Design arctan, start of the top module:
module arctan #
	(
		parameter integer C_S00_AXIS_TDATA_WIDTH	= 32,
		parameter integer C_M00_AXIS_TDATA_WIDTH	= 32,
    parameter integer ITERATIONS = 16
	)
	(
		input wire  s00_axis_aclk, s00_axis_aresetn,
		input wire  s00_axis_tlast, s00_axis_tvalid,
		input wire [C_S00_AXIS_TDATA_WIDTH-1 : 0] s00_axis_tdata,
		input wire [(C_S00_AXIS_TDATA_WIDTH/8)-1: 0] s00_axis_tstrb,
		output logic  s00_axis_tready,
		input wire  m00_axis_aclk, m00_axis_aresetn,
		input wire  m00_axis_tready,
		output logic  m00_axis_tvalid, m00_axis_tlast,
		output logic [C_M00_AXIS_TDATA_WIDTH-1 : 0] m00_axis_tdata,
		output logic [(C_M00_AXIS_TDATA_WIDTH/8)-1: 0] m00_axis_tstrb
	);
  parameter int PI_15 = 102943;
  logic m00_axis_tvalid_reg, m00_axis_tlast_reg;
  logic [C_M00_AXIS_TDATA_WIDTH-1 : 0] m00_axis_tdata_reg;
  logic [(C_M00_AXIS_TDATA_WIDTH/8)-1: 0] m00_axis_tstrb_reg;
  logic signed [(C_S00_AXIS_TDATA_WIDTH/2)-1:0] x_pipe [ITERATIONS-1:0];
  logic signed [(C_S00_AXIS_TDATA_WIDTH/2)-1:0] y_pipe [ITERATIONS-1:0];
  logic signed [(C_S00_AXIS_TDATA_WIDTH)-1:0] phase [ITERATIONS-1:0];
  logic [ITERATIONS-1:0] valid_pipe, tlast_pipe;
  logic [(C_S00_AXIS_TDATA_WIDTH/8)-1:0] strobe_pipe [ITERATIONS-1:0];
  assign s00_axis_tready = m00_axis_tready || ~valid_pipe[ITERATIONS-1];
  assign m00_axis_tvalid = valid_pipe[ITERATIONS-1];
  assign m00_axis_tlast = tlast_pipe[ITERATIONS-1];
  assign m00_axis_tstrb = strobe_pipe[ITERATIONS-1];
  logic signed [(C_S00_AXIS_TDATA_WIDTH/2)-1:0] atan_lut [ITERATIONS-1:0];
  always_comb begin
        atan_lut[0] = 16'h6487;   
        atan_lut[1] = 16'h3B58;   
        atan_lut[2] = 16'h1F5B;   
        atan_lut[3] = 16'h0FEA;   
        atan_lut[4] = 16'h07FD;   
  ...
Settings: LEC_CHECK=0, ABC_AREA=0, CAP_MARGIN=20, CELL_PAD_IN_SITES_GLOBAL_PLACEMENT=0, CORE_MARGIN=2, CORE_UTILIZATION=72, CTS_CLUSTER_DIAMETER=32, CTS_CLUSTER_SIZE=30, MAX_ROUTING_LAYER=met4, MIN_ROUTING_LAYER=met1, PLACE_DENSITY=0.65, SETUP_SLACK_MARGIN=0.68, SLEW_MARGIN=20; clock period 2.96 ns.
run.sh (not shown) runs the stock make flow with config.mk's settings and CLKGATE_MAP_FILE=.
The baseline did not get past clock tree synthesis (4_1_cts).
Next try:
==> flow/config.mk (replaced) <==
export PLATFORM = sky130hd
export DESIGN_NAME = arctan
export DESIGN_NICKNAME = arctan
export VERILOG_FILES = /design/flow/design.v
export SDC_FILE = /design/flow/constraint.sdc
export NUM_CORES = 4
export LEC_CHECK = 0
export CAP_MARGIN = 20
export CORE_MARGIN = 2
export CORE_UTILIZATION = 72
export PLACE_DENSITY = 0.64
export SETUP_SLACK_MARGIN = 0.7
export SLEW_MARGIN = 20
==> flow/constraint.sdc (replaced) <==
create_clock -name core_clock -period 3.82 [get_ports {s00_axis_aclk}]
set_input_delay 0.7640 -clock core_clock [delete_from_list [all_inputs] [get_ports {s00_axis_aclk}]]
set_output_delay 0.7640 -clock core_clock [all_outputs]
set_load 0.01 [all_outputs]
The changed run stopped in global routing (5_1_grt).
Area after synthesis is unchanged.
Die size does not change.
Synthesized cell count is unchanged.
Next try:
--- a/flow/config.mk
+++ b/flow/config.mk
@@ -11 +11,2 @@
-export PLACE_DENSITY = 0.64
+export CTS_CLUSTER_SIZE = 14
+export PLACE_DENSITY = 0.95
==> flow/constraint.sdc (replaced) <==
create_clock -name core_clock -period 4.12 [get_ports {s00_axis_aclk}]
set_input_delay 0.8240 -clock core_clock [delete_from_list [all_inputs] [get_ports {s00_axis_aclk}]]
set_output_delay 0.8240 -clock core_clock [all_outputs]
set_load 0.01 [all_outputs]
Result: The new run passed the timing, DRC and antenna checks. Die size does not change. Synthesized cell count does not change. Synthesized area is unchanged.
Next try:
--- a/flow/config.mk
+++ b/flow/config.mk
@@ -10,3 +10 @@
-export CORE_UTILIZATION = 72
-export CTS_CLUSTER_SIZE = 14
-export PLACE_DENSITY = 0.95
+export CORE_UTILIZATION = 66
=> The changed run passed the timing, DRC and antenna checks; count of clock-buffer cells in the layout came out lower by 5; wire length went down by about 5%; first-iteration DRC count drops by 26%; combinational power fell by about 5%.
Next try:
--- a/flow/config.mk
+++ b/flow/config.mk
@@ -10,2 +10 @@
-export CORE_UTILIZATION = 66
-export SETUP_SLACK_MARGIN = 0.7
+export CORE_UTILIZATION = 40
==> flow/constraint.sdc (replaced) <==
create_clock -name core_clock -period 5.0 [get_ports {s00_axis_aclk}]
set_input_delay 1.0000 -clock core_clock [delete_from_list [all_inputs] [get_ports {s00_axis_aclk}]]
set_output_delay 1.0000 -clock core_clock [all_outputs]
set_load 0.01 [all_outputs]
Wire length climbs by 1.3%.
Final cell count climbs by 7.1%.
Sequential share of layout area came out higher by 0.45 points.
Power decreases by about 18%.
Worst setup slack gains 0.072 ns.
Area after synthesis is unchanged.
Die size came out higher by about 64%.
Cell area came out lower by 2.6%.
Next try:
--- a/flow/config.mk
+++ b/flow/config.mk
@@ -10 +10 @@
-export CORE_UTILIZATION = 40
+export CORE_UTILIZATION = 37
==> flow/constraint.sdc (replaced) <==
create_clock -name core_clock -period 4.47 [get_ports {s00_axis_aclk}]
set_input_delay 0.8940 -clock core_clock [delete_from_list [all_inputs] [get_ports {s00_axis_aclk}]]
set_output_delay 0.8940 -clock core_clock [all_outputs]
set_load 0.01 [all_outputs]
Area after synthesis stays the same.
Sequential power came out higher by 12%.
Critical path depth does not change.


arctan again, from the RTL that the note above started with.
==> flow/config.mk <==
export PLATFORM = sky130hd
export DESIGN_NAME = arctan
export DESIGN_NICKNAME = arctan
export VERILOG_FILES = /design/flow/design.v
export SDC_FILE = /design/flow/constraint.sdc
export NUM_CORES = 4
export LEC_CHECK = 0
export ABC_AREA = 1
export CAP_MARGIN = 0
export CELL_PAD_IN_SITES_GLOBAL_PLACEMENT = 1
export CORE_MARGIN = 2
export CORE_UTILIZATION = 47
export CTS_CLUSTER_DIAMETER = 363
export CTS_CLUSTER_SIZE = 61
export GPL_TIMING_DRIVEN = 0
export MAX_ROUTING_LAYER = met4
export MIN_ROUTING_LAYER = met2
export PLACE_DENSITY = 0.56
export SLEW_MARGIN = 20
export TNS_END_PERCENT = 65
==> flow/constraint.sdc <==
create_clock -name core_clock -period 4.83 [get_ports {s00_axis_aclk}]
set_input_delay 0.9660 -clock core_clock [delete_from_list [all_inputs] [get_ports {s00_axis_aclk}]]
set_output_delay 0.9660 -clock core_clock [all_outputs]
set_load 0.01 [all_outputs]
The starting point ended with an error in 5_1_grt on GRT-0116.
Then changed:
==> flow/config.mk (replaced) <==
export PLATFORM = sky130hd
export DESIGN_NAME = arctan
export DESIGN_NICKNAME = arctan
export VERILOG_FILES = /design/flow/design.v
export SDC_FILE = /design/flow/constraint.sdc
export NUM_CORES = 4
export LEC_CHECK = 0
export CAP_MARGIN = 20
export CORE_MARGIN = 2
export CORE_UTILIZATION = 70
export SETUP_SLACK_MARGIN = -0.29
export SLEW_MARGIN = 20
==> flow/constraint.sdc (replaced) <==
create_clock -name core_clock -period 2.83 [get_ports {s00_axis_aclk}]
set_input_delay 0.5660 -clock core_clock [delete_from_list [all_inputs] [get_ports {s00_axis_aclk}]]
set_output_delay 0.5660 -clock core_clock [all_outputs]
set_load 0.01 [all_outputs]
The changed run never finished: it broke off in 5_1_grt, error GRT-0232.
Area after synthesis is lower by about 16%.
Synthesized cell count goes down by about 34%.
Die size is lower by about 43%.
Then changed:
--- a/flow/config.mk
+++ b/flow/config.mk
@@ -8,5 +8,5 @@
 export CAP_MARGIN = 20
 export CORE_MARGIN = 2
-export CORE_UTILIZATION = 70
-export SETUP_SLACK_MARGIN = -0.29
+export CORE_UTILIZATION = 72
+export SETUP_SLACK_MARGIN = -0.21
 export SLEW_MARGIN = 20
==> flow/constraint.sdc (replaced) <==
create_clock -name core_clock -period 3.08 [get_ports {s00_axis_aclk}]
set_input_delay 0.6160 -clock core_clock [delete_from_list [all_inputs] [get_ports {s00_axis_aclk}]]
set_output_delay 0.6160 -clock core_clock [all_outputs]
set_load 0.01 [all_outputs]
What happened:
- Now the flow ran to the end with violations: setup timing
- area after synthesis stays the same
- die size is lower by a few percent
- synthesized cell count does not change


== run 1 ==
The RTL this note starts from:
==> flow/design.v <==
module arctan #
	(
		parameter integer C_S00_AXIS_TDATA_WIDTH	= 32,
		parameter integer C_M00_AXIS_TDATA_WIDTH	= 32,
    parameter integer ITERATIONS = 16
	)
	(
		input wire  s00_axis_aclk, s00_axis_aresetn,
		input wire  s00_axis_tlast, s00_axis_tvalid,
		input wire [C_S00_AXIS_TDATA_WIDTH-1 : 0] s00_axis_tdata,
		input wire [(C_S00_AXIS_TDATA_WIDTH/8)-1: 0] s00_axis_tstrb,
		output logic  s00_axis_tready,
		input wire  m00_axis_aclk, m00_axis_aresetn,
		input wire  m00_axis_tready,
		output logic  m00_axis_tvalid, m00_axis_tlast,
		output logic [C_M00_AXIS_TDATA_WIDTH-1 : 0] m00_axis_tdata,
		output logic [(C_M00_AXIS_TDATA_WIDTH/8)-1: 0] m00_axis_tstrb
	);
  parameter int PI_15 = 102943;
  logic m00_axis_tvalid_reg, m00_axis_tlast_reg;
  logic [C_M00_AXIS_TDATA_WIDTH-1 : 0] m00_axis_tdata_reg;
  logic [(C_M00_AXIS_TDATA_WIDTH/8)-1: 0] m00_axis_tstrb_reg;
  logic signed [(C_S00_AXIS_TDATA_WIDTH/2)-1:0] x_pipe [ITERATIONS-1:0];
  logic signed [(C_S00_AXIS_TDATA_WIDTH/2)-1:0] y_pipe [ITERATIONS-1:0];
  logic signed [(C_S00_AXIS_TDATA_WIDTH)-1:0] phase [ITERATIONS-1:0];
  logic [ITERATIONS-1:0] valid_pipe, tlast_pipe;
  logic [(C_S00_AXIS_TDATA_WIDTH/8)-1:0] strobe_pipe [ITERATIONS-1:0];
  assign s00_axis_tready = m00_axis_tready || ~valid_pipe[ITERATIONS-1];
  assign m00_axis_tvalid = valid_pipe[ITERATIONS-1];
  assign m00_axis_tlast = tlast_pipe[ITERATIONS-1];
  assign m00_axis_tstrb = strobe_pipe[ITERATIONS-1];
  logic signed [(C_S00_AXIS_TDATA_WIDTH/2)-1:0] atan_lut [ITERATIONS-1:0];
  always_comb begin
        atan_lut[0] = 16'h6487;   
        atan_lut[1] = 16'h3B58;   
        atan_lut[2] = 16'h1F5B;   
        atan_lut[3] = 16'h0FEA;   
        atan_lut[4] = 16'h07FD;   
        atan_lut[5] = 16'h03FF;   
        atan_lut[6] = 16'h01FF;   
        atan_lut[7] = 16'h00FF;   
        atan_lut[8] = 16'h007F;   
        atan_lut[9] = 16'h003F;   
        atan_lut[10] = 16'h001F;   
        atan_lut[11] = 16'h000F;   
        atan_lut[12] = 16'h0007;   
        atan_lut[13] = 16'h0003;   
        atan_lut[14] = 16'h0001;   
        atan_lut[15] = 16'h0000;   
  end
  wire signed [(C_S00_AXIS_TDATA_WIDTH/2)-1:0] x_in = s00_axis_tdata[(C_S00_AXIS_TDATA_WIDTH/2)-1: 0];
  wire signed [(C_S00_AXIS_TDATA_WIDTH/2)-1:0] y_in = s00_axis_tdata[C_S00_AXIS_TDATA_WIDTH-1:(C_S00_AXIS_TDATA_WIDTH/2)];
  assign m00_axis_tdata = phase[ITERATIONS-1];
  always_ff @(posedge s00_axis_aclk)begin
    if (s00_axis_aresetn==0)begin
      for (int i = 0; i < ITERATIONS; i++) begin
                x_pipe[i] <= '0;
                y_pipe[i] <= '0;
                phase[i] <= '0;
                valid_pipe[i] <= 1'b0;
                strobe_pipe[i] <= '0;
                tlast_pipe[i] <= 1'b0;
      end
    end else begin
      if (s00_axis_tready)begin
        if (s00_axis_tvalid) begin
            if ((x_in < 0 ) && (y_in< 0)) begin
              x_pipe[0] <= -x_in;
              y_pipe[0] <= -y_in;
              phase[0] <= -PI_15;
            end else if ((x_in < 0 ) && (y_in >= 0)) begin
              x_pipe[0] <= -x_in;
              y_pipe[0] <= -y_in;
              phase[0] <= PI_15;
            end else begin
              x_pipe[0] <= x_in;
              y_pipe[0] <= y_in;
              phase[0] <= '0;
            end
            valid_pipe[0] <= 1'b1;
            tlast_pipe[0] <= s00_axis_tlast;
            strobe_pipe[0] <= s00_axis_tstrb;
        end else begin
            valid_pipe[0] <= 1'b0;
            tlast_pipe[0] <= 1'b0;
            strobe_pipe[0] <= '0;
        end
        for (int i = 1; i < ITERATIONS; i++) begin
            if (valid_pipe[i-1]) begin
              if (y_pipe[i-1] >= 0) begin
                x_pipe[i] <= x_pipe[i-1] + (y_pipe[i-1] >>> i-1);
                y_pipe[i] <= y_pipe[i-1] - (x_pipe[i-1] >>> i-1);
                phase[i] <= phase[i-1] + atan_lut[i-1];
              end else begin
                x_pipe[i] <= x_pipe[i-1] - (y_pipe[i-1] >>> i-1);
                y_pipe[i] <= y_pipe[i-1] + (x_pipe[i-1] >>> i-1);
                phase[i] <= phase[i-1] - atan_lut[i-1];
              end
              valid_pipe[i] <= valid_pipe[i-1];
              strobe_pipe[i] <= strobe_pipe[i-1];
              tlast_pipe[i] <= tlast_pipe[i-1];
            end else begin
              valid_pipe[i] <= 0;
              strobe_pipe[i] <= 0;
              tlast_pipe[i] <= 0;
            end
        end
      end
    end
  end
endmodule
export LEC_CHECK = 0
export ABC_AREA = 1
export CAP_MARGIN = 0
export CORE_MARGIN = 2
export CORE_UTILIZATION = 72
export CTS_CLUSTER_DIAMETER = 381
export CTS_CLUSTER_SIZE = 72
export MAX_ROUTING_LAYER = met4
export PLACE_DENSITY = 0.64
export SETUP_SLACK_MARGIN = 0.27
export SLEW_MARGIN = 20
create_clock -name core_clock -period 2.62 [get_ports {s00_axis_aclk}]
Run 1 did not finish; the tool stopped in global routing (5_1_grt) with error GRT-0232.
> inputs changed (run 1 -> run 2)
# run 1
export LEC_CHECK = 0
export ABC_AREA = 1
export CAP_MARGIN = 0
export CORE_MARGIN = 2
export CORE_UTILIZATION = 72
export CTS_CLUSTER_DIAMETER = 381
export CTS_CLUSTER_SIZE = 72
export MAX_ROUTING_LAYER = met4
export PLACE_DENSITY = 0.64
export SETUP_SLACK_MARGIN = 0.27
export SLEW_MARGIN = 20
create_clock -name core_clock -period 2.62 [get_ports {s00_axis_aclk}]
# run 2
export LEC_CHECK = 0
export CAP_MARGIN = 20
export CORE_MARGIN = 2
export CORE_UTILIZATION = 27
export SLEW_MARGIN = 20
create_clock -name core_clock -period 5.15 [get_ports {s00_axis_aclk}]
==> comparison <==
- Run 2 went all the way through the flow, and no timing, DRC or antenna check failed.
- Diff run 1 -> run 2 | synthesized cell count | decrease of 5271
- Run 2 vs run 1 on xor/xnor cell area share of the yosys netlist: run 2 is the higher one.
- Compared to run 1, run 2 has worst-case setup slack after placement 1150 ps higher.
--- input diff run 2..run 3 ---
# run 2
export LEC_CHECK = 0
export CAP_MARGIN = 20
export CORE_MARGIN = 2
export CORE_UTILIZATION = 27
export SLEW_MARGIN = 20
create_clock -name core_clock -period 5.15 [get_ports {s00_axis_aclk}]
# run 3
export LEC_CHECK = 0
export ABC_AREA = 1
export CAP_MARGIN = 20
export CORE_MARGIN = 2
export CORE_UTILIZATION = 72
export SETUP_SLACK_MARGIN = 0.91
export SLEW_MARGIN = 20
create_clock -name core_clock -period 3.08 [get_ports {s00_axis_aclk}]
The flow ended early for run 3: it failed with a tool error in global routing (5_1_grt). Against run 2, run 3 comes in 5.3 points lower on area fraction in compound gates after synthesis. Number of cell instances after yosys synthesis (higher): run 3. Run 3 ended with more total clock buffers created by CTS than run 2. Between run 3 and run 2, the deepest clock path buffer count does not differ in any meaningful way. Against run 2, run 3 comes in 33% lower on die outline height. Of run 2 and run 3, the lower synthesized area per cell belongs to run 3. [run 3 vs run 2] summed standard-cell area reported by yosys: higher in run 3.
Changes in run 4 relative to run 3:
# run 3
export LEC_CHECK = 0
export ABC_AREA = 1
export CAP_MARGIN = 20
export CORE_MARGIN = 2
export CORE_UTILIZATION = 72
export SETUP_SLACK_MARGIN = 0.91
export SLEW_MARGIN = 20
create_clock -name core_clock -period 3.08 [get_ports {s00_axis_aclk}]
# run 4
export LEC_CHECK = 0
export ABC_AREA = 1
export CAP_MARGIN = 20
export CORE_MARGIN = 2
export CORE_UTILIZATION = 70
export SETUP_SLACK_MARGIN = 0.27
export SLEW_MARGIN = 20
create_clock -name core_clock -period 2.71 [get_ports {s00_axis_aclk}]
Seen in the log of run 4: GRT-0232 during global routing (5_1_grt), after which the run never completed.
Core outline area came out higher on run 4 than on run 3.
Run 4 vs run 3: die width up slightly
Of run 4 and run 3, run 4 shows the higher number of placed cells counting well taps, with run 3 below it.
The lower die height of run 4 and run 3 is in run 3.
The instance area at placement on run 3 is in line with that on run 4.
Run 3 → run 4: synthesized-area fraction occupied by adder cells roughly the same, worst slack after detailed placement lower.
Chip area up about 2.8% in run 4 wrt run 3
Delta (run 4 minus run 3): effective utilization at floorplan decreased 2.1 points, synthesized area held steady.
No activity file was given, so power comes from the tool's default toggle rates.
